==> flow/design.v <==
`timescale 1ns / 1ps
module logical(
input [15:0] a,b,
input [3*8:0] sel,
output reg [15:0] x
    );
 always@(*)
begin
    case(sel)
    "~": 
            x=~a;
    "|": 
            x=a|b;
    "&": 
            x=a&b;
    "~&": 
            x=~(a&b);
    "~|": 
            x=~(a|b);
    "^": 
            x=a^b;
    "~^": 
            x=~(a^b);
    "<<": 
            x=a<<1;
    ">>": 
            x=a>>1;
    "asl": 
            x={a[14:0],1'b0};
    "asr": 
            x={a[15],a[15:1]};
    "rol": 
            x={a[14:0],a[15]};
    "ror": 
            x={a[0],a[15:1]};  
    "cmp": 
            if(a>b)
                x=1;
             else if(a<b)
                x=16'hffff;
             else
                x=0;  
     default:
            x=0;
     endcase
end
endmodule
`timescale 1ns / 1ps
module arithmetic(
input [15:0] A,
input [15:0] B,
input [8:0] sel,
output reg [15:0] Sum,
output reg Cout
    );
wire [15:0] B_comp;
twos_comp TC(B,B_comp);
reg [15:0] b;
wire [15:0] S1;
wire c1;
adder A1( A, b, S1, c1);
always @(*)
case(sel)
"+" : begin
        b = B;
        Sum = S1;
        Cout = c1;
      end
"-" : begin
        b = B_comp;
        Sum = S1;
        Cout = 0;
      end       
default : begin
        b = B;
        Sum = 0;
        Cout = 0;
        end       
endcase 
endmodule
module adder(
input [15:0] A,
input [15:0] B,
output [15:0] Sum,
output Cout
    );
wire [2:0] cout_cla;
wire Cin;
assign Cin = 0;
carry_look_ahead CLA1(A[3:0],B[3:0], Cin, cout_cla[0]);
carry_look_ahead CLA2(A[7:4],B[7:4], cout_cla[0], cout_cla[1]);
carry_look_ahead CLA3(A[11:8],B[11:8], cout_cla[1], cout_cla[2] );  
carry_look_ahead CLA4(A[15:12],B[15:12], cout_cla[2], Cout );
ripple_carry_adder RCA1(A[3:0], B[3:0], Cin, Sum[3:0]);
ripple_carry_adder RCA2(A[7:4], B[7:4],cout_cla[0], Sum[7:4]);
ripple_carry_adder RCA3(A[11:8], B[11:8], cout_cla[1], Sum[11:8]);
ripple_carry_adder RCA4(A[15:12], B[15:12], cout_cla[2], Sum[15:12]);  
endmodule
module full_adder(
input a, b, cin,
output sum, cout
);
    assign sum = a ^ b ^ cin;
    assign cout = (a & b) | (b & cin) | (cin & a);
endmodule
module ripple_carry_adder(
    input [3:0] a, b,
    input cin,
    output [3:0] sum
);
    wire [3:0] c;
    full_adder FA1(a[0], b[0], cin, sum[0], c[0]);
    full_adder FA2(a[1], b[1], c[0], sum[1], c[1]);
    full_adder FA3(a[2], b[2], c[1], sum[2], c[2]);
    full_adder FA4(a[3], b[3], c[2], sum[3], c[3]);
endmodule
module carry_look_ahead(
input [3:0]a,b,
input Cin,
output Cout1);
wire [3:0]p,g;
assign p = a^b;
assign g = a&b;
assign Cout1 =  g[3] | (p[3] & g[2]) | (p[3] & p[2] & g[1]) | (p[3] & p[2] & p[1] & g[0]) | (p[3] & p[2] & p[1] & p[0] & Cin);
endmodule
module twos_comp(
input [15:0]B,
output [15:0]B_comp
);
assign B_comp = ~B + 1'b1;
endmodule
`timescale 1ns / 1ps
module multiplier( input clk, input[15:0]A1, B1, output reg [31:0] C);
integer i;
reg [31:0]A2;
reg [15:0]B2;
always@(posedge clk )
begin
		C=0;
		A2[15:0]=A1;
		A2[31:16]=0;
		B2=B1;
        for (i=0;i<16;i=i+1)
        begin
			if(B1[i]==1'b0)
			begin
				C=C+0;
			end
			else
			begin
				C=C+(A1<<i);
			end
		end
end
endmodule
`timescale 1ns / 1ps
module ALU(
input clk,
input [15:0]a,b,
input [3*8:0] op,
output  reg [31:0]out
    );
wire [15:0]z1,z2;
wire [31:0]z3;
reg [15:0] a1, a2, a3, b1, b2, b3;
reg [1:0] sel;
wire Cout;
always @(*)
if(  op == "" || op == "~" || op == "|" || op == "&" || op == "~&" || op == "~|" ||
     op == "^" || op == "~^" || op == ">>" || op == "<<" || op == "asr" || 
     op == "asl" || op == "ror" || op == "rol" || op == "cmp" )
 sel = 2'b00;
else if(op == "+" || op == "-")
    sel = 2'b01;
else if( op == "*" )
    sel = 2'b10;
else
    sel = 2'b00;
logical L(a1, b1, op, z1);
arithmetic AA1( a2,b2,op,z2,Cout);
multiplier M( clk,a3, b3, z3);
always @(*)
case(sel)
2'b00 : begin
        a1 = a;
        a2 = 0;
        a3 = 0;
        b1 = b;
        b2 = 0;
        b3 = 0;
        out[15:0] = z1;
        out[31:16] = 0;
        end
2'b01  : begin
        a1 = 0;
        a2 = a;
        a3 = 0;
        b1 = 0;
        b2 = b;
        b3 = 0;
        out[15:0] = z2;
        out[16] = Cout;
        out[31:17] = 0;
        end     
default :  begin
        a1 = 0;
        a2 = 0;
        a3 = a;
        b1 = 0;
        b2 = 0;
        b3 = b;
       out = z3;
        end            
endcase
endmodule
export LEC_CHECK = 0
export ABC_AREA = 0
export CAP_MARGIN = 0
export CELL_PAD_IN_SITES_GLOBAL_PLACEMENT = 2
export CORE_ASPECT_RATIO = 0.58
export CORE_MARGIN = 7
export CORE_UTILIZATION = 17
export CTS_CLUSTER_DIAMETER = 362
export CTS_CLUSTER_SIZE = 22
export GPL_ROUTABILITY_DRIVEN = 1
export GPL_TIMING_DRIVEN = 0
export MAX_ROUTING_LAYER = met4
export PLACE_DENSITY_LB_ADDON = 0.22
export SLEW_MARGIN = 20
create_clock -name core_clock -period 17.3 [get_ports {clk}]
run.sh (not shown) runs the stock make flow with config.mk's settings and CLKGATE_MAP_FILE=.
The starting point finished but fails on setup timing.
Next try:
Settings changed: ABC_AREA 0 to 1, CELL_PAD_IN_SITES_GLOBAL_PLACEMENT 2 to unset, CORE_MARGIN 7 to 2, CORE_UTILIZATION 17 to 58, CTS_CLUSTER_DIAMETER 362 to unset, CTS_CLUSTER_SIZE 22 to unset, GPL_TIMING_DRIVEN 0 to unset, MAX_ROUTING_LAYER met4 to unset, PLACE_DENSITY_LB_ADDON 0.22 to unset, SETUP_SLACK_MARGIN set to 5.0.
Clock period 17.3 ns to 21.3 ns, I/O delays scaled along.
Result: The new run stopped in 5_1_grt; die area is lower by 72%; area after synthesis rose by 0.81%; synthesized cell count rises by 19%.
